==> run B <==
==> flow/design.v <==
module gcd (
    input  logic        clk_i,
    input  logic        rst_i,
    input  logic        start_i,
    input  logic [31:0] a_i,
    input  logic [31:0] b_i,
    output logic        busy_o,
    output logic        valid_o,
    output logic [31:0] result_o
);
    logic [31:0] a, a_nxt;
    logic [31:0] b, b_nxt;
    logic [5:0]  k, k_nxt;           
    logic [31:0] result, result_nxt;
    typedef enum logic [3:0] {
        IDLE       = 4'b0000,
        LOAD       = 4'b0001,
        CHK_ZERO   = 4'b0010,
        FACTOR2    = 4'b0011,
        STRIP_A    = 4'b0100,
        STRIP_B    = 4'b0101,
        CMP        = 4'b0110,
        SUB        = 4'b0111,
        DONE       = 4'b1000
    } state_t;
    state_t state, state_nxt;
    logic a_is_zero, b_is_zero;
    logic both_even, a_even, b_even;
    logic a_gt_b;
    logic b_will_be_zero;           
    assign a_is_zero = (a == 0);
    assign b_is_zero = (b == 0);
    assign both_even = (a[0] == 0) && (b[0] == 0);
    assign a_even    = (a[0] == 0);
    assign b_even    = (b[0] == 0);
    assign a_gt_b    = (a > b);
    logic load_inputs, inc_k, shift_a, shift_b, swap, set_res;
    always_comb begin
        state_nxt   = state;
        load_inputs = 1'b0;
        inc_k       = 1'b0;
        shift_a     = 1'b0;
        shift_b     = 1'b0;
        swap        = 1'b0;
        set_res     = 1'b0;
        a_nxt      = a;
        b_nxt      = b;
        k_nxt      = k;
        result_nxt = result;
        b_will_be_zero = 1'b0;
        case (state)
            IDLE: begin
                if (start_i) begin
                    load_inputs = 1'b1;           
                    state_nxt   = LOAD;
                end
            end
            LOAD: begin
                a_nxt = a_i;                      
                b_nxt = b_i;
                k_nxt = 6'd0;                     
                state_nxt = CHK_ZERO;
            end
            CHK_ZERO: begin
                if (a_is_zero && b_is_zero) begin
                    set_res     = 1'b1;
                    result_nxt  = 32'd0;
                    state_nxt   = DONE;
                end else if (a_is_zero) begin
                    set_res     = 1'b1;
                    result_nxt  = b;
                    state_nxt   = DONE;
                end else if (b_is_zero) begin
                    set_res     = 1'b1;
                    result_nxt  = a;
                    state_nxt   = DONE;
                end else begin
                    state_nxt = FACTOR2;
                end
            end
            FACTOR2: begin
                if (both_even) begin
                    shift_a = 1'b1;
                    shift_b = 1'b1;
                    inc_k   = 1'b1;
                    a_nxt = a >> 1;
                    b_nxt = b >> 1;
                    k_nxt = k + 1'b1;
                    state_nxt = FACTOR2;           
                end else begin
                    state_nxt = STRIP_A;
                end
            end
            STRIP_A: begin
                if (a_even) begin
                    shift_a = 1'b1;
                    a_nxt   = a >> 1;
                    state_nxt = STRIP_A;
                end else begin
                    state_nxt = STRIP_B;
                end
            end
            STRIP_B: begin
                if (b_even) begin
                    shift_b = 1'b1;
                    b_nxt   = b >> 1;
                    state_nxt = STRIP_B;
                end else begin
                    state_nxt = CMP;
                end
            end
            CMP: begin
                if (a_gt_b) begin
                    swap  = 1'b1;
                    a_nxt = b;
                    b_nxt = a;
                end
                state_nxt = SUB;
            end
            SUB: begin
                b_nxt = b - a;                      
                b_will_be_zero = (b_nxt == 0);
                if (b_will_be_zero) begin
                    set_res     = 1'b1;
                    result_nxt  = a << k;         
                    state_nxt   = DONE;
                end else begin
                    state_nxt = STRIP_B;
                end
            end
            DONE: begin
                state_nxt = IDLE;                  
            end
            default: state_nxt = IDLE;            
        endcase
    end
    always_ff @(posedge clk_i or posedge rst_i) begin
        if (rst_i) begin
            a      <= 32'd0;
            b      <= 32'd0;
            k      <= 6'd0;
            result <= 32'd0;
        end else begin
            a      <= a_nxt;
            b      <= b_nxt;
            k      <= k_nxt;
            result <= result_nxt;
        end
    end
    always_ff @(posedge clk_i or posedge rst_i) begin
        if (rst_i)
            state <= IDLE;
        else
            state <= state_nxt;
    end
    always_ff @(posedge clk_i or posedge rst_i) begin
        if (rst_i) begin
            busy_o   <= 1'b0;
            valid_o  <= 1'b0;
            result_o <= 32'd0;
        end else begin
            busy_o   <= (state != IDLE) && (state != DONE);
            valid_o  <= set_res;                
            result_o <= result_nxt;
        end
    end
endmodule
==> flow/run.sh <==
#!/bin/bash
# the make line also repeats each setting of config.mk as NAME=value (left out here)
make -C /OpenROAD-flow-scripts/flow DESIGN_CONFIG=/design/flow/config.mk WORK_HOME=/design/flow/orfs CLKGATE_MAP_FILE= finish
==> flow/config.mk <==
export PLATFORM = sky130hd
export DESIGN_NAME = gcd
export DESIGN_NICKNAME = gcd
export VERILOG_FILES = /design/flow/design.v
export SDC_FILE = /design/flow/constraint.sdc
export NUM_CORES = 4
export LEC_CHECK = 0
export ABC_AREA = 1
export CAP_MARGIN = 10
export CELL_PAD_IN_SITES_DETAIL_PLACEMENT = 1
export CORE_MARGIN = 3
export CORE_UTILIZATION = 58
export GPL_TIMING_DRIVEN = 0
export MIN_ROUTING_LAYER = met1
export PLACE_DENSITY = 0.64
export SETUP_SLACK_MARGIN = 1.22
export SLEW_MARGIN = 0
export TNS_END_PERCENT = 45
==> flow/constraint.sdc <==
create_clock -name core_clock -period 5.26 [get_ports {clk_i}]
set_input_delay 1.0520 -clock core_clock [delete_from_list [all_inputs] [get_ports {clk_i}]]
set_output_delay 1.0520 -clock core_clock [all_outputs]
set_load 0.01 [all_outputs]
==> run R (differences from run B) <==
- ABC_AREA: 1 -> 0
- CAP_MARGIN: 10 -> 20
- CELL_PAD_IN_SITES_DETAIL_PLACEMENT: 1 -> 0
- CELL_PAD_IN_SITES_GLOBAL_PLACEMENT: unset -> 3
- CORE_UTILIZATION: 58 -> 69
- GPL_ROUTABILITY_DRIVEN: unset -> 1
- MAX_ROUTING_LAYER: unset -> met4
- MIN_ROUTING_LAYER: met1 -> unset
- PLACE_DENSITY: 0.64 -> 0.6
- SETUP_SLACK_MARGIN: 1.22 -> 0.57
- SLEW_MARGIN: 0 -> 40
- TNS_END_PERCENT: 45 -> 15
==> flow/constraint.sdc (replaced) <==
create_clock -name core_clock -period 6.0 [get_ports {clk_i}]
set_input_delay 1.2000 -clock core_clock [delete_from_list [all_inputs] [get_ports {clk_i}]]
set_output_delay 1.2000 -clock core_clock [all_outputs]
set_load 0.01 [all_outputs]
==> run F (differences from run B) <==
- ABC_AREA: 1 -> 0
- CAP_MARGIN: 10 -> 20
- CELL_PAD_IN_SITES_DETAIL_PLACEMENT: 1 -> 2
- CELL_PAD_IN_SITES_GLOBAL_PLACEMENT: unset -> 0
- CORE_MARGIN: 3 -> 2
- CORE_UTILIZATION: 58 -> 72
- CTS_CLUSTER_SIZE: unset -> 76
- GPL_TIMING_DRIVEN: 0 -> unset
- PLACE_DENSITY: 0.64 -> unset
- PLACE_DENSITY_LB_ADDON: unset -> 0.17
- SETUP_SLACK_MARGIN: 1.22 -> 1.54
- SLEW_MARGIN: 0 -> 20
- TNS_END_PERCENT: 45 -> 55
==> flow/constraint.sdc (replaced) <==
create_clock -name core_clock -period 8.45 [get_ports {clk_i}]
set_input_delay 1.6900 -clock core_clock [delete_from_list [all_inputs] [get_ports {clk_i}]]
set_output_delay 1.6900 -clock core_clock [all_outputs]
set_load 0.01 [all_outputs]
==> notes <==
Run F failed in 3_5_place_dp. Run B did not get past 3_5_place_dp (DPL-0033). Run R died in 3_1_place_gp_skip_io with GPL-0301. In run R the die size is higher than in run F, by 7.7%. Against run B, the synthesized cell count of run F is smaller by about 30%. In area after synthesis, run R and run F do not differ.
==> figures <==
item	run R	run F	run B
Top-level I/O count	-	101	101
Post-synthesis cell count	1181	1181	1676
Multiplexer share of the synthesized area	12.7%	12.7%	0.970%
Sequential-to-total area share from yosys stat	28.3%	28.3%	26.2%
Post-synthesis xor/xnor area fraction	2.83%	2.83%	0.764%
Die span in x	124 um	119 um	139 um
Area reported by Yosys stat	9560 um2	9560 um2	10300 um2
Total die size	15300 um2	14200 um2	19400 um2
Area share of the largest cell type after synthesis	28.3%	28.3%	26.2%
Placer Congestion	-	1.05	1.04
Outcome	aborted with a tool error	aborted with a tool error	aborted with a tool error
Stage where the flow stopped	3_1_place_gp_skip_io	3_5_place_dp	3_5_place_dp
